## design.v

```verilog
module FA(inputA, inputB, outputY, Cin, Cout);
 input inputA;
 input inputB;
 input Cin;
 output Cout;
 output outputY;
 wire c1, c2, c3, a1;
 xor g1(a1, inputA, inputB);
 xor g2(outputY, Cin, a1);
 and g3(c1, inputA,inputB);
 and g4(c2, inputA, Cin);
 and g5(c3, inputB, Cin);
 or  g6(Cout, c1, c2, c3);
endmodule  
module FA8(inputA,inputB,outputY,Cin,Co);
 input [7:0]inputA;
 input [7:0]inputB;
 input Cin;
 output Co;
 output [7:0]outputY;
 wire [6:0]Cout;
FA i1(inputA[0], inputB[0], outputY[0], Cin, Cout[0]);
FA i2(inputA[1], inputB[1], outputY[1], Cout[0], Cout[1]);
FA i3(inputA[2], inputB[2], outputY[2], Cout[1], Cout[2]);
FA i4(inputA[3], inputB[3], outputY[3], Cout[2], Cout[3]);
FA i5(inputA[4], inputB[4], outputY[4], Cout[3], Cout[4]);
FA i6(inputA[5], inputB[5], outputY[5], Cout[4], Cout[5]);
FA i7(inputA[6], inputB[6], outputY[6], Cout[5], Cout[6]);
FA i8(inputA[7], inputB[7], outputY[7], Cout[6], Co);
endmodule
module mult8 (out, a, b);
	output [7:0] out;
	input  [7:0] a;
	input  [7:0] b;
        wire  [15:0] out1;
	assign out1 = a * b;
        assign out=out1[11:4];
endmodule
module SigmoidROM(out, add, CS, read);
output[7:0] out;
input[7:0] add;
input CS,read;
reg [7:0] out;
reg [7:0] rom;
always @(*)
begin
case(add)
8'd0: rom = 8'd255;
8'd1: rom = 8'd254;
8'd2: rom = 8'd253;
8'd3: rom = 8'd252;
8'd4: rom = 8'd251;
8'd5: rom = 8'd250;
8'd6: rom = 8'd249;
8'd7: rom = 8'd248;
8'd8: rom = 8'd247;
8'd9: rom = 8'd246;
8'd10: rom = 8'd245;
8'd11: rom = 8'd244;
8'd12: rom = 8'd243;
8'd13: rom = 8'd242;
8'd14: rom = 8'd241;
8'd15: rom = 8'd240;
8'd16: rom = 8'd239;
8'd17: rom = 8'd238;
8'd18: rom = 8'd237;
8'd19: rom = 8'd236;
8'd20: rom = 8'd235;
8'd21: rom = 8'd234;
8'd22: rom = 8'd233;
8'd23: rom = 8'd232;
8'd24: rom = 8'd231;
8'd25: rom = 8'd230;
8'd26: rom = 8'd229;
8'd27: rom = 8'd228;
8'd28: rom = 8'd227;
8'd29: rom = 8'd226;
8'd30: rom = 8'd225;
8'd31: rom = 8'd224;
8'd32: rom = 8'd223;
8'd33: rom = 8'd222;
8'd34: rom = 8'd221;
8'd35: rom = 8'd220;
8'd36: rom = 8'd219;
8'd37: rom = 8'd218;
8'd38: rom = 8'd217;
8'd39: rom = 8'd216;
8'd40: rom = 8'd215;
8'd41: rom = 8'd214;
8'd42: rom = 8'd213;
8'd43: rom = 8'd212;
8'd44: rom = 8'd211;
8'd45: rom = 8'd210;
8'd46: rom = 8'd209;
8'd47: rom = 8'd208;
8'd48: rom = 8'd207;
8'd49: rom = 8'd206;
8'd50: rom = 8'd205;
8'd51: rom = 8'd204;
8'd52: rom = 8'd203;
8'd53: rom = 8'd202;
8'd54: rom = 8'd201;
8'd55: rom = 8'd200;
8'd56: rom = 8'd199;
8'd57: rom = 8'd198;
8'd58: rom = 8'd197;
8'd59: rom = 8'd196;
8'd60: rom = 8'd195;
8'd61: rom = 8'd194;
8'd62: rom = 8'd193;
8'd63: rom = 8'd192;
8'd64: rom = 8'd191;
8'd65: rom = 8'd190;
8'd66: rom = 8'd189;
8'd67: rom = 8'd188;
8'd68: rom = 8'd187;
8'd69: rom = 8'd186;
8'd70: rom = 8'd185;
8'd71: rom = 8'd184;
8'd72: rom = 8'd183;
8'd73: rom = 8'd182;
8'd74: rom = 8'd181;
8'd75: rom = 8'd180;
8'd76: rom = 8'd179;
8'd77: rom = 8'd178;
8'd78: rom = 8'd177;
8'd79: rom = 8'd176;
8'd80: rom = 8'd175;
8'd81: rom = 8'd174;
8'd82: rom = 8'd173;
8'd83: rom = 8'd172;
8'd84: rom = 8'd171;
8'd85: rom = 8'd170;
8'd86: rom = 8'd169;
8'd87: rom = 8'd168;
8'd88: rom = 8'd167;
8'd89: rom = 8'd166;
8'd90: rom = 8'd165;
8'd91: rom = 8'd164;
8'd92: rom = 8'd163;
8'd93: rom = 8'd162;
8'd94: rom = 8'd161;
8'd95: rom = 8'd160;
8'd96: rom = 8'd159;
8'd97: rom = 8'd158;
8'd98: rom = 8'd157;
8'd99: rom = 8'd156;
8'd100: rom = 8'd155;
8'd101: rom = 8'd154;
8'd102: rom = 8'd153;
8'd103: rom = 8'd152;
8'd104: rom = 8'd151;
8'd105: rom = 8'd150;
8'd106: rom = 8'd149;
8'd107: rom = 8'd148;
8'd108: rom = 8'd147;
8'd109: rom = 8'd146;
8'd110: rom = 8'd145;
8'd111: rom = 8'd144;
8'd112: rom = 8'd143;
8'd113: rom = 8'd142;
8'd114: rom = 8'd141;
8'd115: rom = 8'd140;
8'd116: rom = 8'd139;
8'd117: rom = 8'd138;
8'd118: rom = 8'd137;
8'd119: rom = 8'd136;
8'd120: rom = 8'd135;
8'd121: rom = 8'd134;
8'd122: rom = 8'd133;
8'd123: rom = 8'd132;
8'd124: rom = 8'd131;
8'd125: rom = 8'd130;
8'd126: rom = 8'd129;
8'd127: rom = 8'd128;
8'd128: rom = 8'd127;
8'd129: rom = 8'd126;
8'd130: rom = 8'd125;
8'd131: rom = 8'd124;
8'd132: rom = 8'd123;
8'd133: rom = 8'd122;
8'd134: rom = 8'd121;
8'd135: rom = 8'd120;
8'd136: rom = 8'd119;
8'd137: rom = 8'd118;
8'd138: rom = 8'd117;
8'd139: rom = 8'd116;
8'd140: rom = 8'd115;
8'd141: rom = 8'd114;
8'd142: rom = 8'd113;
8'd143: rom = 8'd112;
8'd144: rom = 8'd111;
8'd145: rom = 8'd110;
8'd146: rom = 8'd109;
8'd147: rom = 8'd108;
8'd148: rom = 8'd107;
8'd149: rom = 8'd106;
8'd150: rom = 8'd105;
8'd151: rom = 8'd104;
8'd152: rom = 8'd103;
8'd153: rom = 8'd102;
8'd154: rom = 8'd101;
8'd155: rom = 8'd100;
8'd156: rom = 8'd99;
8'd157: rom = 8'd98;
8'd158: rom = 8'd97;
8'd159: rom = 8'd96;
8'd160: rom = 8'd95;
8'd161: rom = 8'd94;
8'd162: rom = 8'd93;
8'd163: rom = 8'd92;
8'd164: rom = 8'd91;
8'd165: rom = 8'd90;
8'd166: rom = 8'd89;
8'd167: rom = 8'd88;
8'd168: rom = 8'd87;
8'd169: rom = 8'd86;
8'd170: rom = 8'd85;
8'd171: rom = 8'd84;
8'd172: rom = 8'd83;
8'd173: rom = 8'd82;
8'd174: rom = 8'd81;
8'd175: rom = 8'd80;
8'd176: rom = 8'd79;
8'd177: rom = 8'd78;
8'd178: rom = 8'd77;
8'd179: rom = 8'd76;
8'd180: rom = 8'd75;
8'd181: rom = 8'd74;
8'd182: rom = 8'd73;
8'd183: rom = 8'd72;
8'd184: rom = 8'd71;
8'd185: rom = 8'd70;
8'd186: rom = 8'd69;
8'd187: rom = 8'd68;
8'd188: rom = 8'd67;
8'd189: rom = 8'd66;
8'd190: rom = 8'd65;
8'd191: rom = 8'd64;
8'd192: rom = 8'd63;
8'd193: rom = 8'd62;
8'd194: rom = 8'd61;
8'd195: rom = 8'd60;
8'd196: rom = 8'd59;
8'd197: rom = 8'd58;
8'd198: rom = 8'd57;
8'd199: rom = 8'd56;
8'd200: rom = 8'd55;
8'd201: rom = 8'd54;
8'd202: rom = 8'd53;
8'd203: rom = 8'd52;
8'd204: rom = 8'd51;
8'd205: rom = 8'd50;
8'd206: rom = 8'd49;
8'd207: rom = 8'd48;
8'd208: rom = 8'd47;
8'd209: rom = 8'd46;
8'd210: rom = 8'd45;
8'd211: rom = 8'd44;
8'd212: rom = 8'd43;
8'd213: rom = 8'd42;
8'd214: rom = 8'd41;
8'd215: rom = 8'd40;
8'd216: rom = 8'd39;
8'd217: rom = 8'd38;
8'd218: rom = 8'd37;
8'd219: rom = 8'd36;
8'd220: rom = 8'd35;
8'd221: rom = 8'd34;
8'd222: rom = 8'd33;
8'd223: rom = 8'd32;
8'd224: rom = 8'd31;
8'd225: rom = 8'd30;
8'd226: rom = 8'd29;
8'd227: rom = 8'd28;
8'd228: rom = 8'd27;
8'd229: rom = 8'd26;
8'd230: rom = 8'd25;
8'd231: rom = 8'd24;
8'd232: rom = 8'd23;
8'd233: rom = 8'd22;
8'd234: rom = 8'd21;
8'd235: rom = 8'd20;
8'd236: rom = 8'd19;
8'd237: rom = 8'd18;
8'd238: rom = 8'd17;
8'd239: rom = 8'd16;
8'd240: rom = 8'd15;
8'd241: rom = 8'd14;
8'd242: rom = 8'd13;
8'd243: rom = 8'd12;
8'd244: rom = 8'd11;
8'd245: rom = 8'd10;
8'd246: rom = 8'd9;
8'd247: rom = 8'd8;
8'd248: rom = 8'd7;
8'd249: rom = 8'd6;
8'd250: rom = 8'd5;
8'd251: rom = 8'd4;
8'd252: rom = 8'd3;
8'd253: rom = 8'd2;
8'd254: rom = 8'd1;
8'd255: rom = 8'd0;
default: rom = 8'd0;
endcase
end
always @(posedge CS)
begin
if(read==1)
out<=rom;
else
out<=0;
end
endmodule
module LSTM(clk, Of, En, Ci, Cip, In, Ui, Uf, Uk, Uo, Wi, Wk, Wf, Wo, Vo, Bi, Bo, Bf, Bk, PrevH, Cout, Hout);
 input clk, En, Cip; 
 input [7:0] In, Ci, Ui, Uf, Uk;
 input [7:0] Uo, Wi, Wk, Wf, Wo;
 input [7:0] Vo, Bi, Bo, Bf, Bk;
 input [7:0]           PrevH;
 output [7:0] Cout, Hout;
 output Of;
 wire [7:0] m1, m2, m3, m4;
 wire [7:0] m5, m7, m8;
 wire [7:0] m9, m10, m11, m12;
 wire [7:0] m13, m14, m15, m16;
 wire [7:0] i1, f1, k1, o1;
 wire [7:0] It, Ft, Kt, t1;
 wire [10:0] Cin;
 mult8 ins1(m1, In, Wi); 
 mult8 ins2(m2, PrevH, Ui);
 FA8   ins3(m1, m2, m3, Cip, Cin[0]);
 FA8   ins4(m3, Bi, i1,Cin[0], Cin[1]);
 SigmoidROM sg1(It, i1, clk, En);
 mult8 ins5(m4, In, Wf); 
 mult8 ins6(t1, In, Wf);
 FA8   ins7(t1, m4, m5, Cin[1], Cin[2]);
 FA8   ins8(t1, Bi, f1, Cin[2], Cin[3]);
 SigmoidROM sg2(Ft, f1, clk, En);
 mult8 ins9(m7, In, Wk); 
 mult8 ins10(m8, PrevH, Uk);
 FA8   ins11(m7, m8, m9, Cin[3], Cin[4]);
 FA8   ins12(m9, Bk, k1, Cin[4], Cin[5]);
 SigmoidROM sg3(Kt, k1, clk, En);
 FA8   ins13(It, Kt, m10,Cin[5], Cin[6]);
 FA8   ins14(Ft, Ci, m11, Cin[6], Cin[7]);
 FA8   ins15(m10, m11, Cout, Cin[7], Cin[8]);
 mult8 ins16(m12, In, Wo); 
 mult8 ins17(m13, PrevH, Uo);
 mult8 ins18(m14, Ci, Vo);
 FA8   ins19(m12, m13, m15, Cin[8], Cin[9]);
 FA8   ins21(m14, Bo, m16, Cin[9], Cin[10]);
 FA8   ins22(m16, m15, o1, Cin[10], Of);
 SigmoidROM sg4(Hout, o1, clk, En);
 endmodule
```

## run.sh

```bash
#!/bin/bash
# the make line also repeats each setting of config.mk as NAME=value (left out here)
make -C /OpenROAD-flow-scripts/flow DESIGN_CONFIG=/design/flow/config.mk WORK_HOME=/design/flow/orfs CLKGATE_MAP_FILE= finish
```

## config.mk

```make
export PLATFORM = sky130hd
export DESIGN_NAME = LSTM
export DESIGN_NICKNAME = LSTM
export VERILOG_FILES = /design/flow/design.v
export SDC_FILE = /design/flow/constraint.sdc
export NUM_CORES = 4
export LEC_CHECK = 0
export CAP_MARGIN = 20
export CORE_MARGIN = 2
export CORE_UTILIZATION = 52
export CTS_CLUSTER_SIZE = 100
export SLEW_MARGIN = 20
```

## constraint.sdc

```tcl
create_clock -name core_clock -period 24.7 [get_ports {clk}]
set_input_delay 4.9400 -clock core_clock [delete_from_list [all_inputs] [get_ports {clk}]]
set_output_delay 4.9400 -clock core_clock [all_outputs]
set_load 0.01 [all_outputs]
```

==> Flow_metrics.wiki, run 1 <==
=== Physical design figures ===
{| class="wikitable"
! Metric !! Value
|-
| Cells after Synth || 1755
|-
| Clock Path Buffers || 2
|-
| FFs w/ async S/R, synth || 0%
|-
| Cell count listed in synth_stat.txt || 1755
|-
| Maximum level of the CTS H-tree || 2
|-
| Highest clock rate || 0.0290 GHz
|-
| Antenna Cells || 0
|-
| Area added between synthesis and finish || 19.0%
|-
| Horizontal die dimension || 178 microns
|-
| Gr ovfl total || 0
|-
| Area share of the largest cell type after synthesis || 42.7%
|-
| Tally of unique sky130hd cells used after synthesis || 40
|-
| Number of logic stages on the critical path including buffering || 97
|-
| Total number of warnings across the stage logs || 45
|-
| Worst Hold Class || reg2reg
|-
| Result of the run || finished with violations
|-
| Register clock-pin slew on the reported worst setup and hold paths || 0.05 ns
|-
| Register share after synthesis || 4.08%
|-
| Effective utilization at floorplan || 52.8%
|-
| Ys Warns || 1
|-
| Pin count of the biggest net entering global routing || 33
|-
| Critical Path Start Type || input port
|-
| Global-route wire length before repair || 61900 microns
|-
| Worst skew pair latency || 0.28 ns
|-
| Actual slew at the worst max-slew pin || 0.885 ns
|-
| Startpoint of the lowest-slack register-to-register path || sg1.out[0]
|-
| Area of the synthesized netlist per yosys stat || 15700 sq um
|-
| Capture point of the critical path || Of
|-
| Number of CTS-inserted buffers || 5
|-
| Period Utilization, post-route || 140%
|-
| Count of routing violations after the opening detailed-route iteration || 383
|-
| Site row count || 63
|-
| CTS Hold Buffers Added || 0
|-
| Multiplexer fraction of the synthesized cell area || 0%
|-
| Critical path capture point type || output port
|-
| Top cells by area, synth || fa_1 (43%), ha_1 (13%), and2_1 (10%)
|-
| Clock sink count || 32
|-
| Tightest slew margin relative to the limit || 40.8%
|-
| Slowest cell on crit path || fa_1
|-
| Path type of the worst setup path || in2out
|-
| Cell at the root of the clock tree || clkbuf_16
|-
| Setup repair after global routing missed its margin || yes
|-
| Global routing usage summed across all routing layers || 24.7%
|-
| Family with the most delay on the worst path || adder cells
|-
| Synth area leader || fa_1
|-
| Port bufs || 131
|-
| Final weighted congestion in routability-driven placement || 0.837
|-
| Fraction of the mapped netlist area in adder cells || 55.5%
|-
| Initial DRT Pass Iterations || 5
|-
| Setup slack of the critical path after layout || -9.78 ns
|-
| Number of flops mapped to enable cells by yosys || 0
|-
| CP Data Arrival Time || 29.54 ns
|-
| Average wire per cell in the routed design || 15.6 microns
|-
| Post-placement worst setup slack || -11.14 ns
|-
| Cell type with the highest occurrence count on the critical path || fa_2
|-
| Number of vias per cell || 5.01
|-
| Commonest flop || dfxtp_1
|-
| CORE AREA || 29700 sq um
|-
| Worst clock skew || 0.00517 ns
|-
| Violated checks || negative setup slack
|-
| Area of the mapped netlist || 15700 sq um
|-
| Required time worst endpoint || 19.76 ns
|-
| Worst-path fanout max || 6
|-
| Area fraction in and, or, nand and nor cells after synthesis || 18.4%
|-
| Final instance count without filler cells || 2349
|-
| Final period demand of the worst path || 34.48 ns
|-
| Cell types with the highest counts after synthesis || inv_1 (397), fa_1 (335), and2_1 (252), nand2_1 (207), ha_1 (160)
|-
| Mapped Avg Cell Area || 8.94 sq um
|-
| Largest combinational cell category by area || adder cells
|-
| Number of cells traversed by the worst register-to-register path || 56
|-
| Remaining DRCs || 0
|-
| Height of the die || 178 microns
|-
| Final ANT Viol Nets || 0
|-
| Xor/xnor cell area share of the yosys netlist || 6.31%
|-
| Vias after detailed routing || 11.8k
|-
| Cell depth of the worst min-delay path || 7
|-
| Hold Crit Endpoint || sg4.out[1]
|-
| Max-cap check violation count || 0
|-
| Die area || 31600 sq um
|-
| Crit. Startpoint || In[3]
|-
| Critical path buffers and inverters || 15
|-
| Stage delay of the slowest cell on the critical path || 0.52 ns
|-
| CTS tree || built
|-
| DPL Wire Length || 31100 microns
|-
| Endpoint of the worst register-to-register path || sg4.out[7]
|-
| Final Slew Violations || 0
|-
| Cell with the most instances after synthesis || inv_1
|-
| Wire length reported by the detailed router || 36600 microns
|-
| Via count of the first global-routing pass || 12.8k
|-
| Number of register bits inferred by synthesis || 32
|-
| Number of antenna violations at the first check in global routing || 0
|-
| Worst min-delay path startpoint || sg2.out[7]
|-
| Final hold viol count || 0
|-
| Compound-gate portion of the synthesized area || 4.87%
|-
| Number of primary I/O pins || 148
|-
| Net count of the finished layout || 2584
|-
| Final setup viols || 17
|-
| Post-placement cell count || 2335
|-
| Net count entering floorplan || 2381
|-
| Register-to-Register Setup Slack || 8.91 ns
|}
==> per-layer routing <==
metal / share of wire, % / track usage [%] / up-vias
met5: 0 / 0 / -
met4: 1.4 / 3.55 / 0
met3: 2.9 / 1.56 / 43
met2: 50 / 44.3 / 176
met1: 46 / 33.5 / 5920
li1: - / - / 5627
==> layout make-up <==
type / instances / area, sq um
fillers: 2632 / 11000
clock inverters: 2 / 35.0
repair buffers: 245 / 2170
well taps: 390 / 488
inverters: 397 / 1490
multi-input cells: 1277 / 13700
flip-flops and latches: 32 / 641
clock buffers: 6 / 129
==> through the flow <==
step | hold slack (ns) | setup TNS [ns] | util (%) | instance area (sq um)
2_1_floorplan | 1.46 | -54.26 | - | 16000
5_1_grt | 1.64 | -62.60 | 62.9 | 18700
3_3_place_gp | 1.59 | -76.04 | 61.7 | 18300
4_1_cts | 1.60 | -54.05 | 62.5 | 18600
3_5_place_dp | 1.58 | -80.10 | 61.7 | 18300
6_report | 1.57 | -52.84 | 62.9 | 18700
==> what timing repair did <==
| item | 4_1_cts | 5_1_grt |
|---|---|---|
| pin swaps | 28 | 8 |
| endpoints found under the hold margin | 0 | 0 |
| gates resized | 155 | 25 |
| setup buffers | 4 | 2 |
| setup endpoints to repair | 17 | 17 |
==> inputs of run 2 (changes only) <==
Settings changed: ABC_AREA set to 0, CAP_MARGIN 20 to 35, CORE_ASPECT_RATIO set to 0.5, CORE_UTILIZATION 52 to 72, CTS_CLUSTER_DIAMETER set to 346, CTS_CLUSTER_SIZE 100 to 97, HOLD_SLACK_MARGIN set to 0.29, PLACE_DENSITY set to 0.37, SETUP_SLACK_MARGIN set to -2.0, TNS_END_PERCENT set to 15.
Clock period 24.7 ns to 24.9 ns, I/O delays scaled along.
==> Flow_metrics.wiki, run 2 <==
=== Physical design figures ===
{| class="wikitable"
! Metric !! Value
|-
| DPL Wire Length || 32900 microns (+5.9%)
|-
| Site row count || 38 (-40%)
|-
| Hold Crit Endpoint || sg4.out[1]
|-
| Worst min-delay path startpoint || sg2.out[7]
|-
| Initial DRT Pass Iterations || 7 (+2)
|-
| Period Utilization, post-route || 140% (+0.63 points)
|-
| Post-placement worst setup slack || -11.16 ns (-0.0187 ns)
|-
| Multiplexer fraction of the synthesized cell area || 0% (unchanged)
|-
| Synth area leader || fa_1
|-
| Highest clock rate || 0.0286 GHz
|-
| Ys Warns || 1 (unchanged)
|-
| Pin count of the biggest net entering global routing || 33 (unchanged)
|-
| CORE AREA || 21500 sq um (-28%)
|-
| Cell at the root of the clock tree || clkbuf_16
|-
| Critical Path Start Type || input port
|-
| Total number of warnings across the stage logs || 47 (+4.4%)
|-
| Critical path buffers and inverters || 14 (-1)
|-
| Final hold viol count || 0 (unchanged)
|-
| Height of the die || 108 microns (-39%)
|-
| CTS Hold Buffers Added || 0 (unchanged)
|-
| Xor/xnor cell area share of the yosys netlist || 6.31% (unchanged)
|-
| Vias after detailed routing || 12.5k (+6.1%)
|-
| Cell depth of the worst min-delay path || 7 (unchanged)
|-
| Capture point of the critical path || Of
|-
| Effective utilization at floorplan || 72.9% (+20 points)
|-
| Register share after synthesis || 4.08% (unchanged)
|-
| Area share of the largest cell type after synthesis || 42.7% (unchanged)
|-
| Required time worst endpoint || 19.92 ns (+0.16 ns)
|-
| Area of the synthesized netlist per yosys stat || 15700 sq um (unchanged)
|-
| Setup repair after global routing missed its margin || yes
|-
| CTS tree || built
|-
| Die area || 23100 sq um (-27%)
|-
| Area fraction in and, or, nand and nor cells after synthesis || 18.4% (unchanged)
|-
| Final instance count without filler cells || 2261 (-3.7%)
|-
| Critical path capture point type || output port
|-
| Endpoint of the worst register-to-register path || sg4.out[7]
|-
| Via count of the first global-routing pass || 13.5k (+5.3%)
|-
| Final period demand of the worst path || 34.91 ns
|-
| Worst Hold Class || reg2reg
|-
| Register-to-Register Setup Slack || 9.04 ns (+0.13 ns)
|-
| Clock Path Buffers || 2 (unchanged)
|-
| Family with the most delay on the worst path || adder cells
|-
| Net count entering floorplan || 2381 (unchanged)
|-
| Cell with the most instances after synthesis || inv_1
|-
| Crit. Startpoint || Wf[5]
|-
| Path type of the worst setup path || in2out
|-
| Largest combinational cell category by area || adder cells
|-
| Net count of the finished layout || 2585 (+0.039%)
|-
| Tightest slew margin relative to the limit || 43.6% (+2.8 points)
|-
| Commonest flop || dfxtp_1
|-
| Global-route wire length before repair || 63300 microns (+2.2%)
|-
| Final setup viols || 17 (unchanged)
|-
| Wire length reported by the detailed router || 39400 microns (+7.8%)
|-
| Cell type with the highest occurrence count on the critical path || fa_2
|-
| Area of the mapped netlist || 15700 sq um (unchanged)
|-
| Top cells by area, synth || fa_1 (43%), ha_1 (13%), and2_1 (10%)
|-
| Number of vias per cell || 5.52 (+10%)
|-
| Cell count listed in synth_stat.txt || 1755 (unchanged)
|-
| Number of flops mapped to enable cells by yosys || 0 (unchanged)
|-
| Combinational cell area excluding buffers and inverters || 13700 sq um (about the same)
|-
| Post-placement cell count || 2246 (-3.8%)
|-
| Final weighted congestion in routability-driven placement || 0.883 (+5.6%)
|-
| Horizontal die dimension || 213 microns (+20%)
|-
| CP Data Arrival Time || 29.93 ns (+0.39 ns)
|-
| Actual slew at the worst max-slew pin || 0.840 ns (-0.0444 ns)
|-
| Worst clock skew || 0.00150 ns (-0.00367 ns)
|-
| Cells after Synth || 1755 (unchanged)
|-
| Worst-path fanout max || 5 (-1)
|-
| Mapped Avg Cell Area || 8.94 sq um (unchanged)
|-
| Worst hold margin || 1.58 ns (+0.0146 ns)
|-
| Tally of unique sky130hd cells used after synthesis || 40 (unchanged)
|-
| Stage delay of the slowest cell on the critical path || 0.55 ns (+0.03 ns)
|-
| Port bufs || 131 (unchanged)
|-
| Number of logic stages on the critical path including buffering || 96 (-1.0%)
|-
| Gr ovfl total || 0 (unchanged)
|-
| Count of routing violations after the opening detailed-route iteration || 876 (+130%)
|-
| Number of register bits inferred by synthesis || 32 (unchanged)
|-
| Fraction of the mapped netlist area in adder cells || 55.5% (unchanged)
|-
| Final ANT Viol Nets || 0 (unchanged)
|-
| Startpoint of the lowest-slack register-to-register path || sg3.out[0]
|-
| Average wire per cell in the routed design || 17.4 microns (+12%)
|-
| Violated checks || negative setup slack
|-
| Clock sink count || 32 (unchanged)
|-
| Max-cap check violation count || 0 (unchanged)
|-
| Number of primary I/O pins || 148 (unchanged)
|-
| Filler instances || 1171 (-56%)
|-
| Number of cells traversed by the worst register-to-register path || 56 (unchanged)
|-
| Result of the run || finished with violations
|-
| FFs w/ async S/R, synth || 0% (unchanged)
|-
| Area added between synthesis and finish || 18.3%
|-
| Sequential cell area || 641 sq um (unchanged)
|-
| Remaining DRCs || 0 (unchanged)
|-
| Number of CTS-inserted buffers || 5 (unchanged)
|-
| Maximum level of the CTS H-tree || 2 (unchanged)
|-
| Slowest cell on crit path || fa_1
|-
| Compound-gate portion of the synthesized area || 4.87% (unchanged)
|-
| Register clock-pin slew on the reported worst setup and hold paths || 0.05 ns (about the same)
|-
| Worst skew pair latency || 0.28 ns (about the same)
|-
| Final Slew Violations || 0 (unchanged)
|-
| Number of antenna violations at the first check in global routing || 1 (+1)
|-
| Setup slack of the critical path after layout || -10.01 ns (-0.235 ns)
|-
| Cell types with the highest counts after synthesis || inv_1 (397), fa_1 (335), and2_1 (252), nand2_1 (207), ha_1 (160)
|-
| Global routing usage summed across all routing layers || 35.3% (+11 points)
|}
-- run 2: final cells by class --
type / count / area share, %
timing repair buffer: 246 / 11.6
clock buffer: 5 / 0.674
clock inverter: 3 / 0.229
multi-input combinational: 1277 / 74.0
sequential: 32 / 3.45
tap: 300 / 2.02
antenna: 1 / 0.0135
inverter: 397 / 8.02
-- run 2: what timing repair did --
action / CTS / global route
cloned: 0 / 0
buffers inserted: 2 / 3
setup endpoints to repair: 17 / 16
pin swaps: 34 / 48
gates resized: 94 / 53
-- run 2: metrics by stage --
stage                     utilization (%)  TNS (ns)  cell area (sq um)
after floorplan                         -    -51.90              16000
after global placement               84.6    -73.53              18200
after detailed placement             84.6    -79.55              18200
after CTS                            85.4    -57.86              18400
after global routing                 86.2    -65.17              18600
final                                86.2    -56.84              18600
-- run 2: layer usage --
layer	wire, microns	GRT usage, %	vias to the layer above
met2	20000	63.7	463
met4	1160	12.6	0
met3	2570	5.00	99
met1	15600	43.8	6290
li1	-	-	5630
met5	0	0	-
==> inputs of run 3 (changes only) <==
Settings changed: CAP_MARGIN 35 to 20, CELL_PAD_IN_SITES_DETAIL_PLACEMENT set to 0, CELL_PAD_IN_SITES_GLOBAL_PLACEMENT set to 1, CORE_ASPECT_RATIO 0.5 to unset, CORE_UTILIZATION 72 to 57, CTS_CLUSTER_DIAMETER 346 to 360, CTS_CLUSTER_SIZE 97 to 70, GPL_ROUTABILITY_DRIVEN set to 1, HOLD_SLACK_MARGIN 0.29 to -0.07, MIN_ROUTING_LAYER set to met1, PLACE_DENSITY 0.37 to unset, SETUP_SLACK_MARGIN -2.0 to unset, TNS_END_PERCENT 15 to unset.
Clock period 24.9 ns to 45.1 ns, I/O delays scaled along.
==> Flow_metrics.wiki, run 3 <==
=== Physical design figures ===
{| class="wikitable"
! Metric !! Value
|-
| Setup repair after global routing missed its margin || no
|-
| Average wire per cell in the routed design || 15.7 microns (-9.8%)
|-
| DPL Wire Length || 29600 microns (-10%)
|-
| Area of the synthesized netlist per yosys stat || 15700 sq um (unchanged)
|-
| Net count entering floorplan || 2381 (unchanged)
|-
| Count of routing violations after the opening detailed-route iteration || 494 (-44%)
|-
| Max-cap check violation count || 0 (unchanged)
|-
| Cells after Synth || 1755 (unchanged)
|-
| Clock sink count || 32 (unchanged)
|-
| Result of the run || no timing/DRC/antenna violations
|-
| Register share after synthesis || 4.08% (unchanged)
|-
| Final period demand of the worst path || 44.07 ns
|-
| Worst skew pair latency || 0.27 ns (about the same)
|-
| Cell with the most instances after synthesis || inv_1
|-
| Compound-gate portion of the synthesized area || 4.87% (unchanged)
|-
| Largest combinational cell category by area || adder cells
|-
| Clock Path Buffers || 2 (unchanged)
|-
| Net count of the finished layout || 2527 (-2.2%)
|-
| Final ANT Viol Nets || 0 (unchanged)
|-
| Wire length reported by the detailed router || 35200 microns (-11%)
|-
| Path type of the worst setup path || in2out
|-
| Via count of the first global-routing pass || 12.8k (-4.9%)
|-
| Stage delay of the slowest cell on the critical path || 0.55 ns (about the same)
|-
| Number of primary I/O pins || 148 (unchanged)
|-
| Cell types with the highest counts after synthesis || inv_1 (397), fa_1 (335), and2_1 (252), nand2_1 (207), ha_1 (160)
|-
| Global routing usage summed across all routing layers || 26.4% (-8.8 points)
|-
| Commonest flop || dfxtp_1
|-
| Final weighted congestion in routability-driven placement || 0.831 (-5.9%)
|-
| Endpoint of the worst register-to-register path || sg4.out[7]
|-
| Maximum level of the CTS H-tree || 2 (unchanged)
|-
| Total number of warnings across the stage logs || 44 (-6.4%)
|-
| CP Data Arrival Time || 35.05 ns (+5.12 ns)
|-
| Slowest cell on crit path || fa_1
|-
| Mapped Avg Cell Area || 8.94 sq um (unchanged)
|-
| Required time worst endpoint || 36.08 ns (+16.16 ns)
|-
| Area share of the largest cell type after synthesis || 42.7% (unchanged)
|-
| FFs w/ async S/R, synth || 0% (unchanged)
|-
| Critical Path Start Type || input port
|-
| Family with the most delay on the worst path || adder cells
|-
| Cell count listed in synth_stat.txt || 1755 (unchanged)
|-
| Antenna Cells || 0 (-1)
|-
| Final setup viols || 0 (-17)
|-
| Xor/xnor cell area share of the yosys netlist || 6.31% (unchanged)
|-
| Critical path buffers and inverters || 17 (+3)
|-
| Period Utilization, post-route || 97.7% (-42 points)
|-
| Number of vias per cell || 5.18 (-6.1%)
|-
| Pin count of the biggest net entering global routing || 33 (unchanged)
|-
| Global-route wire length before repair || 61100 microns (-3.5%)
|-
| Actual slew at the worst max-slew pin || 0.830 ns (-0.0106 ns)
|-
| Final instance area || 18000 sq um (-3.0%)
|-
| CORE AREA || 27000 sq um (+25%)
|-
| Effective utilization at floorplan || 58.1% (-15 points)
|-
| Worst Hold Class || reg2reg
|-
| Height of the die || 170 microns (+57%)
|-
| Register clock-pin slew on the reported worst setup and hold paths || 0.05 ns (about the same)
|-
| Cell at the root of the clock tree || clkbuf_16
|-
| Crit. Startpoint || In[2]
|-
| Post-place instance area || 17600 sq um (-3.3%)
|-
| Register-to-Register Setup Slack || 28.79 ns (+19.75 ns)
|-
| Remaining DRCs || 0 (unchanged)
|-
| Final hold viol count || 0 (unchanged)
|-
| Port bufs || 131 (unchanged)
|-
| Initial DRT Pass Iterations || 7 (unchanged)
|-
| Number of antenna violations at the first check in global routing || 1 (unchanged)
|-
| Tightest slew margin relative to the limit || 44.5% (+0.91 points)
|-
| CTS tree || built
|-
| Worst min-delay path startpoint || sg2.out[7]
|-
| Worst hold margin || 1.54 ns (-0.0407 ns)
|-
| Number of cells traversed by the worst register-to-register path || 56 (unchanged)
|-
| Area of the mapped netlist || 15700 sq um (unchanged)
|-
| Multiplexer fraction of the synthesized cell area || 0% (unchanged)
|-
| Number of CTS-inserted buffers || 5 (unchanged)
|-
| Cell depth of the worst min-delay path || 7 (unchanged)
|-
| Site row count || 60 (+58%)
|-
| Fraction of the mapped netlist area in adder cells || 55.5% (unchanged)
|-
| Area fraction in and, or, nand and nor cells after synthesis || 18.4% (unchanged)
|-
| Die area || 28900 sq um (+25%)
|-
| Worst-path fanout max || 6 (+1)
|-
| Area added between synthesis and finish || 14.8%
|-
| Hold Crit Endpoint || sg4.out[1]
|-
| Synth area leader || fa_1
|-
| Number of register bits inferred by synthesis || 32 (unchanged)
|-
| Tally of unique sky130hd cells used after synthesis || 40 (unchanged)
|-
| Horizontal die dimension || 170 microns (-20%)
|-
| Vias after detailed routing || 11.6k (-6.8%)
|-
| Capture point of the critical path || Of
|-
| Ys Warns || 1 (unchanged)
|-
| Startpoint of the lowest-slack register-to-register path || sg1.out[0]
|-
| Cell type with the highest occurrence count on the critical path || fa_2
|-
| Final Slew Violations || 0 (unchanged)
|-
| Gr ovfl total || 0 (unchanged)
|-
| CTS Hold Buffers Added || 0 (unchanged)
|-
| Number of flops mapped to enable cells by yosys || 0 (unchanged)
|-
| Worst clock skew || 0.00369 ns (+0.00219 ns)
|-
| Top cells by area, synth || fa_1 (43%), ha_1 (13%), and2_1 (10%)
|-
| Highest clock rate || 0.0227 GHz
|-
| Critical path capture point type || output port
|-
| Number of logic stages on the critical path including buffering || 99 (+3.1%)
|}
-- run 3: what timing repair did --
item / CTS / global route
pin swaps: 8 / 33
endpoints found under the setup margin: 1 / 1
buffers inserted: 0 / 3
resized: 70 / 17
-- run 3: per-layer routing --
layer / track usage [%] / up-vias / wire length [microns]
met5: 0 / - / 0
met4: 4.57 / 0 / 481
met3: 3.00 / 34 / 1360
met2: 47.6 / 182 / 17700
met1: 34.9 / 5900 / 15700
li1: - / 5512 / -
-- run 3: area by class of cell --
| class | count | area (sq um) |
|---|---|---|
| inverter | 397 | 1490 |
| clock buffer | 5 | 125 |
| tap | 341 | 427 |
| timing repair buffer | 188 | 1750 |
| clock inverter | 3 | 42.5 |
| multi-input combinational | 1277 | 13500 |
| fill | 2320 | 9010 |
| sequential | 32 | 641 |
-- run 3: metrics by stage --
step,setup TNS [ns],cells,util (%),worst slack [ns]
after global routing,0,2243,66.7,0.0711
after floorplan,0,1755,-,0.380
after CTS,0,2240,66.4,0.0103
final,0,2243,66.7,1.03
after global placement,-1.62,2232,65.2,-1.62
after detailed placement,-1.84,2232,65.2,-1.84
==> inputs of run 4 (changes only) <==
Settings changed: ABC_AREA 0 to unset, CELL_PAD_IN_SITES_DETAIL_PLACEMENT 0 to 2, CELL_PAD_IN_SITES_GLOBAL_PLACEMENT 1 to 2, CORE_UTILIZATION 57 to 66, CTS_CLUSTER_DIAMETER 360 to unset, CTS_CLUSTER_SIZE 70 to unset, GPL_ROUTABILITY_DRIVEN 1 to unset, GPL_TIMING_DRIVEN set to 0, HOLD_SLACK_MARGIN -0.07 to 0.26, MIN_ROUTING_LAYER met1 to unset, PLACE_DENSITY set to 0.64.
Clock period 45.1 ns to 45.0 ns, I/O delays scaled along.
==> Flow_metrics.wiki, run 4 <==
== Flow metrics ==
{| class="wikitable"
! Metric !! Value
|-
| Stage at which the run stopped || global placement without I/O
|-
| Horizontal die dimension || 158 microns (-6.9%)
|-
| Number of register bits inferred by synthesis || 32 (unchanged)
|-
| Xor/xnor cell area share of the yosys netlist || 6.31% (unchanged)
|-
| Site row count || 56 (-6.7%)
|-
| Net count entering floorplan || 2381 (unchanged)
|-
| Mapped Avg Cell Area || 8.94 sq um (unchanged)
|-
| Cell types with the highest counts after synthesis || inv_1 (397), fa_1 (335), and2_1 (252), nand2_1 (207), ha_1 (160)
|-
| Area of the synthesized netlist per yosys stat || 15700 sq um (unchanged)
|-
| Die area || 25000 sq um (-13%)
|-
| Area share of the largest cell type after synthesis || 42.7% (unchanged)
|-
| Synth area leader || fa_1
|-
| Tally of unique sky130hd cells used after synthesis || 40 (unchanged)
|-
| Compound-gate portion of the synthesized area || 4.87% (unchanged)
|-
| Area fraction in and, or, nand and nor cells after synthesis || 18.4% (unchanged)
|-
| Error || [ERROR GPL-0301] Utilization 109.748 % exceeds 100%.
|-
| Result of the run || aborted with a tool error
|-
| Register share after synthesis || 4.08% (unchanged)
|-
| Largest combinational cell category by area || adder cells
|-
| FFs w/ async S/R, synth || 0% (unchanged)
|-
| Effective utilization at floorplan || 67.1% (+9.0 points)
|-
| Commonest flop || dfxtp_1
|-
| Cells after Synth || 1755 (unchanged)
|-
| Ys Warns || 1 (unchanged)
|-
| Cell with the most instances after synthesis || inv_1
|-
| Number of flops mapped to enable cells by yosys || 0 (unchanged)
|-
| Height of the die || 158 microns (-6.9%)
|-
| Area of the mapped netlist || 15700 sq um (unchanged)
|-
| Top cells by area, synth || fa_1 (43%), ha_1 (13%), and2_1 (10%)
|-
| CORE AREA || 23400 sq um (-13%)
|-
| Cell count listed in synth_stat.txt || 1755 (unchanged)
|-
| Multiplexer fraction of the synthesized cell area || 0% (unchanged)
|-
| Fraction of the mapped netlist area in adder cells || 55.5% (unchanged)
|}
==> inputs of run 5 (changes only) <==
Settings changed: ABC_AREA set to 1, CAP_MARGIN 20 to 5, CELL_PAD_IN_SITES_DETAIL_PLACEMENT 2 to 0, CELL_PAD_IN_SITES_GLOBAL_PLACEMENT 2 to 0, CORE_UTILIZATION 66 to 72, CTS_CLUSTER_DIAMETER set to 231, CTS_CLUSTER_SIZE set to 70, GPL_ROUTABILITY_DRIVEN set to 1, GPL_TIMING_DRIVEN 0 to unset, HOLD_SLACK_MARGIN 0.26 to -0.07, MIN_ROUTING_LAYER set to met1, PLACE_DENSITY 0.64 to unset, TNS_END_PERCENT set to 35.
Clock period 45.0 ns to 32.8 ns, I/O delays scaled along.
==> Flow_metrics.wiki, run 5 <==
=== Physical design figures ===
{| class="wikitable"
! Metric !! Value
|-
| Endpoint of the worst register-to-register path || sg4.out[7]
|-
| Final period demand of the worst path || 38.58 ns
|-
| Synth area leader || fa_1
|-
| Tightest slew margin relative to the limit || 69.7%
|-
| Global routing usage summed across all routing layers || 35.6%
|-
| DPL Wire Length || 35300 microns
|-
| Vias after detailed routing || 15.0k
|-
| Final hold viol count || 0
|-
| Capture point of the critical path || Of
|-
| Wire length reported by the detailed router || 41600 microns
|-
| Average wire per cell in the routed design || 14.4 microns
|-
| Actual slew at the worst max-slew pin || 0.453 ns
|-
| Stage delay of the slowest cell on the critical path || 0.55 ns
|-
| Post-placement worst setup slack || -6.56 ns
|-
| Worst min-delay path startpoint || sg2.out[7]
|-
| Largest combinational cell category by area || adder cells
|-
| Port bufs || 131
|-
| Cell types with the highest counts after synthesis || inv_1 (754), nand2_1 (696), fa_1 (335), ha_1 (160), nand3_1 (85)
|-
| Global-route wire length before repair || 71400 microns
|-
| Height of the die || 158 microns (-0.14%)
|-
| Critical path capture point type || output port
|-
| Area of the mapped netlist || 17100 sq um (+8.8%)
|-
| Post-place instance area || 19600 sq um
|-
| Fraction of the mapped netlist area in adder cells || 51.0% (-4.5 points)
|-
| Gr ovfl total || 0
|-
| Mapped Avg Cell Area || 7.18 sq um (-20%)
|-
| Required time worst endpoint || 26.24 ns
|-
| Clock sink count || 32
|-
| CORE AREA || 23400 sq um (unchanged)
|-
| Worst skew pair latency || 0.28 ns
|-
| Effective utilization at floorplan || 73.0% (+5.9 points)
|-
| Number of antenna violations at the first check in global routing || 0
|-
| Slowest cell on crit path || fa_1
|-
| Total number of warnings across the stage logs || 47
|-
| Worst Hold Class || reg2reg
|-
| Critical path buffers and inverters || 16
|-
| Final instance count without filler cells || 2885
|-
| Ys Warns || 1 (unchanged)
|-
| Number of CTS-inserted buffers || 5
|-
| Via count of the first global-routing pass || 16.1k
|-
| Top cells by area, synth || fa_1 (39%), inv_1 (17%), nand2_1 (15%)
|-
| Max-cap check violation count || 0
|-
| Cell count listed in synth_stat.txt || 2377 (+35%)
|-
| Result of the run || finished with violations
|-
| Final weighted congestion in routability-driven placement || 0.891
|-
| Post-placement cell count || 2876
|-
| Compound-gate portion of the synthesized area || 2.19% (-2.7 points)
|-
| Area fraction in and, or, nand and nor cells after synthesis || 21.6% (+3.2 points)
|-
| Worst hold margin || 1.62 ns
|-
| Setup slack of the critical path after layout || -5.78 ns
|-
| Final setup viols || 1
|-
| Startpoint of the lowest-slack register-to-register path || sg1.out[0]
|-
| Maximum level of the CTS H-tree || 2
|-
| Area of the synthesized netlist per yosys stat || 17100 sq um (+8.8%)
|-
| Area added between synthesis and finish || 15.7%
|-
| Cells after Synth || 2377 (+35%)
|-
| Cell depth of the worst min-delay path || 8
|-
| Critical Path Start Type || input port
|-
| Highest clock rate || 0.0259 GHz
|-
| Antenna Cells || 0
|-
| Crit. Startpoint || In[7]
|-
| Final Slew Violations || 0
|-
| Path type of the worst setup path || in2out
|-
| Count of routing violations after the opening detailed-route iteration || 908
|-
| Final ANT Viol Nets || 0
|-
| Number of primary I/O pins || 148
|-
| Period Utilization, post-route || 118%
|-
| Net count of the finished layout || 3191
|-
| Register share after synthesis || 3.75% (-0.33 points)
|-
| CTS Hold Buffers Added || 0
|-
| Xor/xnor cell area share of the yosys netlist || 2.36% (-3.9 points)
|-
| Initial DRT Pass Iterations || 6
|-
| Number of cells traversed by the worst register-to-register path || 57
|-
| CTS tree || built
|-
| Register-to-Register Setup Slack || 16.76 ns
|-
| Horizontal die dimension || 158 microns (-0.14%)
|-
| Site row count || 56 (unchanged)
|-
| Family with the most delay on the worst path || adder cells
|-
| Cell with the most instances after synthesis || inv_1
|-
| Cell type with the highest occurrence count on the critical path || fa_2
|-
| Pin count of the biggest net entering global routing || 26
|-
| Number of register bits inferred by synthesis || 32 (unchanged)
|-
| Commonest flop || dfxtp_1
|-
| Remaining DRCs || 0
|-
| Violated checks || negative setup slack
|-
| FFs w/ async S/R, synth || 0% (unchanged)
|-
| Final sum of negative setup slack || -5.78 ns
|-
| Worst-path fanout max || 2
|-
| Net count entering floorplan || 3003 (+26%)
|-
| Number of logic stages on the critical path including buffering || 99
|-
| Register clock-pin slew on the reported worst setup and hold paths || 0.05 ns
|-
| Die area || 25000 sq um (-0.27%)
|-
| Cell at the root of the clock tree || clkbuf_16
|-
| CP Data Arrival Time || 32.02 ns
|-
| Hold Crit Endpoint || sg4.out[1]
|-
| Worst clock skew || 0.00853 ns
|-
| Number of flops mapped to enable cells by yosys || 0 (unchanged)
|-
| Final core utilization || 84.4%
|-
| Area share of the largest cell type after synthesis || 39.3% (-3.5 points)
|-
| Number of vias per cell || 5.19
|-
| Tally of unique sky130hd cells used after synthesis || 34 (-15%)
|-
| Setup repair after global routing missed its margin || yes
|-
| Clock Path Buffers || 2
|-
| Multiplexer fraction of the synthesized cell area || 0% (unchanged)
|-
| Final instance area || 19800 sq um
|}
==> run 5: final cells by class <==
| cell class | count | area, sq um |
|---|---|---|
| Inverter | 758 | 2850 |
| Timing Repair Buffer | 268 | 2310 |
| Tap cell | 319 | 399 |
| Fill cell | 1520 | 3650 |
| Clock buffer | 6 | 129 |
| Sequential cell | 32 | 641 |
| Multi-Input combinational cell | 1500 | 13400 |
| Clock inverter | 2 | 35.0 |
==> run 5: what timing repair did <==
item | in CTS | in global routing
setup buffers | 1 | 0
resized | 49 | 3
pin swaps | 13 | 1
endpoints found under the setup margin | 2 | 2
==> run 5: layer usage <==
| layer | global-route usage [%] | share of wire (%) |
|---|---|---|
| met4 | 12.9 | 3.1 |
| met5 | 0 | 0 |
| met2 | 65.1 | 52 |
| met3 | 3.59 | 6.6 |
| met1 | 43.8 | 39 |
==> inputs of run 6 (changes only) <==
Settings changed: CAP_MARGIN 5 to 20.
Clock period 32.8 ns to 34.9 ns, I/O delays scaled along.
==> Flow_metrics.wiki, run 6 <==
=== Physical design figures ===
{| class="wikitable"
! Metric !! Value
|-
| Area fraction in and, or, nand and nor cells after synthesis || 21.6% (unchanged)
|-
| Area of the mapped netlist || 17100 sq um (unchanged)
|-
| Ys Warns || 1 (unchanged)
|-
| Cell types with the highest counts after synthesis || inv_1 (754), nand2_1 (696), fa_1 (335), ha_1 (160), nand3_1 (85)
|-
| Number of flops mapped to enable cells by yosys || 0 (unchanged)
|-
| Cell type with the highest occurrence count on the critical path || fa_2
|-
| Worst min-delay path startpoint || sg2.out[7]
|-
| Area of the synthesized netlist per yosys stat || 17100 sq um (unchanged)
|-
| Total number of warnings across the stage logs || 47 (unchanged)
|-
| Number of cells traversed by the worst register-to-register path || 57 (unchanged)
|-
| Capture point of the critical path || Of
|-
| Startpoint of the lowest-slack register-to-register path || sg1.out[0]
|-
| Height of the die || 158 microns (unchanged)
|-
| Family with the most delay on the worst path || adder cells
|-
| Sequential cell area || 641 sq um (unchanged)
|-
| Site row count || 56 (unchanged)
|-
| Net count of the finished layout || 3187 (-0.13%)
|-
| Worst Hold Class || reg2reg
|-
| Endpoint of the worst register-to-register path || sg4.out[7]
|-
| Vias after detailed routing || 15.0k (-0.040%)
|-
| Antenna Cells || 0 (unchanged)
|-
| Number of primary I/O pins || 148 (unchanged)
|-
| Final weighted congestion in routability-driven placement || 0.905 (+1.6%)
|-
| Register share after synthesis || 3.75% (unchanged)
|-
| Critical path capture point type || output port
|-
| Period Utilization, post-route || 112% (-5.3 points)
|-
| Clock sink count || 32 (unchanged)
|-
| Setup repair after global routing missed its margin || yes
|-
| FFs w/ async S/R, synth || 0% (unchanged)
|-
| Synth area leader || fa_1
|-
| Largest combinational cell category by area || adder cells
|-
| Worst-path fanout max || 6 (+4)
|-
| Crit. Startpoint || In[3]
|-
| Final hold viol count || 0 (unchanged)
|-
| Xor/xnor cell area share of the yosys netlist || 2.36% (unchanged)
|-
| Critical path buffers and inverters || 16 (unchanged)
|-
| Cell at the root of the clock tree || clkbuf_16
|-
| Fraction of the mapped netlist area in adder cells || 51.0% (unchanged)
|-
| Slowest cell on crit path || fa_1
|-
| Register-to-Register Setup Slack || 19.00 ns (+2.24 ns)
|-
| Final period demand of the worst path || 39.22 ns
|-
| Final setup viols || 1 (unchanged)
|-
| Pin count of the biggest net entering global routing || 27 (+3.8%)
|-
| Die area || 25000 sq um (unchanged)
|-
| CTS Hold Buffers Added || 0 (unchanged)
|-
| Combinational cell area excluding buffers and inverters || 13400 sq um (about the same)
|-
| Result of the run || finished with violations
|-
| Number of antenna violations at the first check in global routing || 0 (unchanged)
|-
| Number of vias per cell || 5.19 (about the same)
|-
| CORE AREA || 23400 sq um (unchanged)
|-
| Average wire per cell in the routed design || 14.2 microns (-1.5%)
|-
| Via count of the first global-routing pass || 16.3k (+1.1%)
|-
| Worst skew pair latency || 0.28 ns (about the same)
|-
| Global-route wire length before repair || 70300 microns (-1.5%)
|-
| Required time worst endpoint || 27.92 ns (+1.68 ns)
|-
| Horizontal die dimension || 158 microns (unchanged)
|-
| Max-cap check violation count || 0 (unchanged)
|-
| Number of CTS-inserted buffers || 5 (unchanged)
|-
| Setup slack of the critical path after layout || -4.32 ns (+1.46 ns)
|-
| Stage delay of the slowest cell on the critical path || 0.56 ns (about the same)
|-
| Hold Crit Endpoint || sg4.out[1]
|-
| Tally of unique sky130hd cells used after synthesis || 34 (unchanged)
|-
| Maximum level of the CTS H-tree || 2 (unchanged)
|-
| Mapped Avg Cell Area || 7.18 sq um (unchanged)
|-
| Register clock-pin slew on the reported worst setup and hold paths || 0.06 ns (about the same)
|-
| Top cells by area, synth || fa_1 (39%), inv_1 (17%), nand2_1 (15%)
|-
| Initial DRT Pass Iterations || 5 (-1)
|-
| Commonest flop || dfxtp_1
|-
| Wire length reported by the detailed router || 40900 microns (-1.7%)
|-
| Number of register bits inferred by synthesis || 32 (unchanged)
|-
| Multiplexer fraction of the synthesized cell area || 0% (unchanged)
|-
| Clock Path Buffers || 2 (unchanged)
|-
| Net count entering floorplan || 3003 (unchanged)
|-
| Cells after Synth || 2377 (unchanged)
|-
| Tightest slew margin relative to the limit || 70.5% (+0.78 points)
|-
| Area added between synthesis and finish || 15.5%
|-
| Path type of the worst setup path || in2out
|-
| Filler instances || 1517 (-0.20%)
|-
| Global routing usage summed across all routing layers || 35.2% (-0.45 points)
|-
| Final core utilization || 84.2% (-0.19 points)
|-
| Compound-gate portion of the synthesized area || 2.19% (unchanged)
|-
| Cell with the most instances after synthesis || inv_1
|-
| CP Data Arrival Time || 32.24 ns (+0.22 ns)
|-
| Actual slew at the worst max-slew pin || 0.441 ns (-0.0116 ns)
|-
| Area share of the largest cell type after synthesis || 39.3% (unchanged)
|-
| Critical Path Start Type || input port
|-
| DPL Wire Length || 35200 microns (-0.36%)
|-
| Cell depth of the worst min-delay path || 8 (unchanged)
|-
| Count of routing violations after the opening detailed-route iteration || 985 (+8.5%)
|-
| Post-CTS setup-driven buffer insertion count || 0 (-1)
|-
| Violated checks || negative setup slack
|-
| Final Slew Violations || 0 (unchanged)
|-
| Final sum of negative setup slack || -4.32 ns (+1.46 ns)
|-
| Remaining DRCs || 0 (unchanged)
|-
| Worst clock skew || 0.00662 ns (-0.00191 ns)
|-
| Port bufs || 131 (unchanged)
|-
| CTS tree || built
|-
| Cell count listed in synth_stat.txt || 2377 (unchanged)
|-
| Highest clock rate || 0.0255 GHz
|-
| Final ANT Viol Nets || 0 (unchanged)
|-
| Gr ovfl total || 0 (unchanged)
|-
| Number of logic stages on the critical path including buffering || 99 (unchanged)
|-
| Effective utilization at floorplan || 73.0% (unchanged)
|}
run 6: layout make-up:
cell class	count	area share (%)
tap	319	2.02
sequential	32	3.25
timing repair buffer	264	11.6
multi-input combinational	1500	67.9
inverter	758	14.4
clock inverter	3	0.121
clock buffer	5	0.635
run 6: what timing repair did:
action / CTS / global route
endpoints found under the setup margin: 1 / 1
resized: 53 / 3
pin swaps: 22 / 1
run 6: layer usage:
| metal | global-route usage [%] | vias up | part of all wire [%] |
|---|---|---|---|
| li1 | - | 7066 | - |
| met1 | 42.5 | 7218 | 38 |
| met2 | 64.2 | 568 | 51 |
| met3 | 4.71 | 114 | 7.7 |
| met4 | 12.7 | 0 | 2.8 |
| met5 | 0 | - | 0 |
run 6: per-stage QoR:
step / cells / setup WS (ns) / hold slack, ns / area [sq um]
2_1_floorplan: 2377 / -3.17 / 1.44 / 17300
3_3_place_gp: 2873 / -4.85 / 1.49 / 19600
3_5_place_dp: 2873 / -5.30 / 1.52 / 19600
4_1_cts: 2881 / -4.35 / 1.55 / 19700
5_1_grt: 2881 / -5.08 / 1.63 / 19700
6_report: 2881 / -4.32 / 1.54 / 19700
==> inputs of run 7 (changes only) <==
Settings changed: CELL_PAD_IN_SITES_DETAIL_PLACEMENT 0 to unset, CELL_PAD_IN_SITES_GLOBAL_PLACEMENT 0 to unset, CORE_UTILIZATION 72 to 71, CTS_CLUSTER_DIAMETER 231 to 235, CTS_CLUSTER_SIZE 70 to 33, GPL_ROUTABILITY_DRIVEN 1 to unset, HOLD_SLACK_MARGIN -0.07 to unset, MAX_ROUTING_LAYER set to met4, MIN_ROUTING_LAYER met1 to unset, TNS_END_PERCENT 35 to 5.
Clock period 34.9 ns to 29.4 ns, I/O delays scaled along.
==> Flow_metrics.wiki, run 7 <==
=== Physical design figures ===
{| class="wikitable"
! Metric !! Value
|-
| Average wire per cell in the routed design || 14.6 microns (+3.0%)
|-
| Cell type with the highest occurrence count on the critical path || fa_2
|-
| Worst-path fanout max || 2 (-4)
|-
| Required time worst endpoint || 23.52 ns (-4.40 ns)
|-
| Violated checks || negative setup slack
|-
| Clock Path Buffers || 2 (unchanged)
|-
| Number of logic stages on the critical path including buffering || 99 (unchanged)
|-
| Cells after Synth || 2377 (unchanged)
|-
| Number of primary I/O pins || 148 (unchanged)
|-
| Filler instances || 1554 (+2.4%)
|-
| CP Data Arrival Time || 31.13 ns (-1.11 ns)
|-
| Global routing usage summed across all routing layers || 36.2% (+1.1 points)
|-
| Stage delay of the slowest cell on the critical path || 0.57 ns (about the same)
|-
| Sequential cell area || 641 sq um (unchanged)
|-
| Effective utilization at floorplan || 72.5% (-0.43 points)
|-
| Final weighted congestion in routability-driven placement || 0.908 (+0.41%)
|-
| Fraction of the mapped netlist area in adder cells || 51.0% (unchanged)
|-
| Number of flops mapped to enable cells by yosys || 0 (unchanged)
|-
| Combinational cell area excluding buffers and inverters || 13400 sq um (+0.10%)
|-
| Cell count listed in synth_stat.txt || 2377 (unchanged)
|-
| Worst Hold Class || reg2reg
|-
| Tally of unique sky130hd cells used after synthesis || 34 (unchanged)
|-
| Clock sink count || 32 (unchanged)
|-
| Area added between synthesis and finish || 15.8%
|-
| Total number of warnings across the stage logs || 47 (unchanged)
|-
| Final ANT Viol Nets || 0 (unchanged)
|-
| Commonest flop || dfxtp_1
|-
| Tightest slew margin relative to the limit || 68.1% (-2.4 points)
|-
| Height of the die || 159 microns (+0.68%)
|-
| Register clock-pin slew on the reported worst setup and hold paths || 0.05 ns (about the same)
|-
| Top cells by area, synth || fa_1 (39%), inv_1 (17%), nand2_1 (15%)
|-
| Gr ovfl total || 0 (unchanged)
|-
| Net count of the finished layout || 3191 (+0.13%)
|-
| Final instance count without filler cells || 2885 (+0.14%)
|-
| Maximum level of the CTS H-tree || 2 (unchanged)
|-
| Via count of the first global-routing pass || 16.4k (+1.0%)
|-
| Register share after synthesis || 3.75% (unchanged)
|-
| Wire length reported by the detailed router || 42200 microns (+3.2%)
|-
| Net count entering floorplan || 3003 (unchanged)
|-
| Global-route wire length before repair || 73300 microns (+4.2%)
|-
| Cell depth of the worst min-delay path || 8 (unchanged)
|-
| Area share of the largest cell type after synthesis || 39.3% (unchanged)
|-
| Result of the run || finished with violations
|-
| Pin count of the biggest net entering global routing || 27 (unchanged)
|-
| Critical path capture point type || output port
|-
| Endpoint of the worst register-to-register path || sg4.out[7]
|-
| Setup repair after global routing missed its margin || yes
|-
| Register-to-Register Setup Slack || 13.44 ns (-5.56 ns)
|-
| Antenna Cells || 0 (unchanged)
|-
| Final period demand of the worst path || 37.01 ns
|-
| Final core utilization || 84.0% (-0.25 points)
|-
| Cell with the most instances after synthesis || inv_1
|-
| CTS Hold Buffers Added || 0 (unchanged)
|-
| Cell at the root of the clock tree || clkbuf_16
|-
| Compound-gate portion of the synthesized area || 2.19% (unchanged)
|-
| Ys Warns || 1 (unchanged)
|-
| Number of register bits inferred by synthesis || 32 (unchanged)
|-
| Worst clock skew || 0.00521 ns (-0.00141 ns)
|-
| Actual slew at the worst max-slew pin || 0.477 ns (+0.0358 ns)
|-
| Mapped Avg Cell Area || 7.18 sq um (unchanged)
|-
| Area of the mapped netlist || 17100 sq um (unchanged)
|-
| Synth area leader || fa_1
|-
| Critical path buffers and inverters || 16 (unchanged)
|-
| Setup slack of the critical path after layout || -7.61 ns (-3.29 ns)
|-
| Worst skew pair latency || 0.28 ns (about the same)
|-
| Area of the synthesized netlist per yosys stat || 17100 sq um (unchanged)
|-
| Xor/xnor cell area share of the yosys netlist || 2.36% (unchanged)
|-
| Slowest cell on crit path || fa_1
|-
| Hold Crit Endpoint || sg4.out[1]
|-
| Period Utilization, post-route || 126% (+14 points)
|-
| Capture point of the critical path || Of
|-
| Path type of the worst setup path || in2out
|-
| Cell types with the highest counts after synthesis || inv_1 (754), nand2_1 (696), fa_1 (335), ha_1 (160), nand3_1 (85)
|-
| Horizontal die dimension || 159 microns (+0.68%)
|-
| Critical Path Start Type || input port
|-
| Number of CTS-inserted buffers || 5 (unchanged)
|-
| Startpoint of the lowest-slack register-to-register path || sg1.out[0]
|-
| Area fraction in and, or, nand and nor cells after synthesis || 21.6% (unchanged)
|-
| Initial DRT Pass Iterations || 5 (unchanged)
|-
| Vias after detailed routing || 15.1k (+0.59%)
|-
| Crit. Startpoint || In[7]
|-
| FFs w/ async S/R, synth || 0% (unchanged)
|-
| Largest combinational cell category by area || adder cells
|-
| Multiplexer fraction of the synthesized cell area || 0% (unchanged)
|-
| Die area || 25300 sq um (+1.4%)
|-
| Count of routing violations after the opening detailed-route iteration || 1064 (+8.0%)
|-
| Worst min-delay path startpoint || sg2.out[7]
|-
| Max-cap check violation count || 0 (unchanged)
|-
| Final hold viol count || 0 (unchanged)
|-
| Number of antenna violations at the first check in global routing || 0 (unchanged)
|-
| Post-placement cell count || 2877 (+0.14%)
|-
| Number of vias per cell || 5.22 (+0.45%)
|-
| Final sum of negative setup slack || -12.85 ns (-8.54 ns)
|-
| Final setup viols || 8 (+7)
|-
| Port bufs || 131 (unchanged)
|-
| Highest clock rate || 0.0270 GHz
|-
| CTS tree || built
|-
| CORE AREA || 23500 sq um (+0.60%)
|-
| Family with the most delay on the worst path || adder cells
|-
| Number of cells traversed by the worst register-to-register path || 57 (unchanged)
|-
| DPL Wire Length || 35700 microns (+1.4%)
|-
| Remaining DRCs || 0 (unchanged)
|-
| Site row count || 56 (unchanged)
|-
| Final Slew Violations || 0 (unchanged)
|-
| Post-CTS setup-driven buffer insertion count || 0 (unchanged)
|}
run 7: through the flow:
stage / cell area, sq um / worst slack (ns) / hold WS [ns]
after floorplan: 17300 / -6.47 / 1.44
after CTS: 19800 / -7.77 / 1.58
after detailed placement: 19600 / -8.49 / 1.56
after global placement: 19600 / -7.95 / 1.52
after global routing: 19800 / -8.21 / 1.67
final: 19800 / -7.61 / 1.60
run 7: cell type report:
class                   instances  area share (%)
multi-input cells            1500            67.8
inverters                     758            14.4
repair buffers                268            11.8
flip-flops and latches         32            3.24
well taps                     319            2.02
clock buffers                   6           0.652
clock inverters                 2           0.177
run 7: routing by layer:
metal | global-route usage [%] | part of all wire [%]
met1 | 43.8 | 40
met2 | 64.0 | 51
met3 | 3.26 | 5.7
met4 | 12.3 | 3.4
met5 | - | 0
run 7: what timing repair did:
action                     in CTS  in global routing
setup endpoints to repair      15                 13
resized                        54                  9
pin swaps                      31                 21
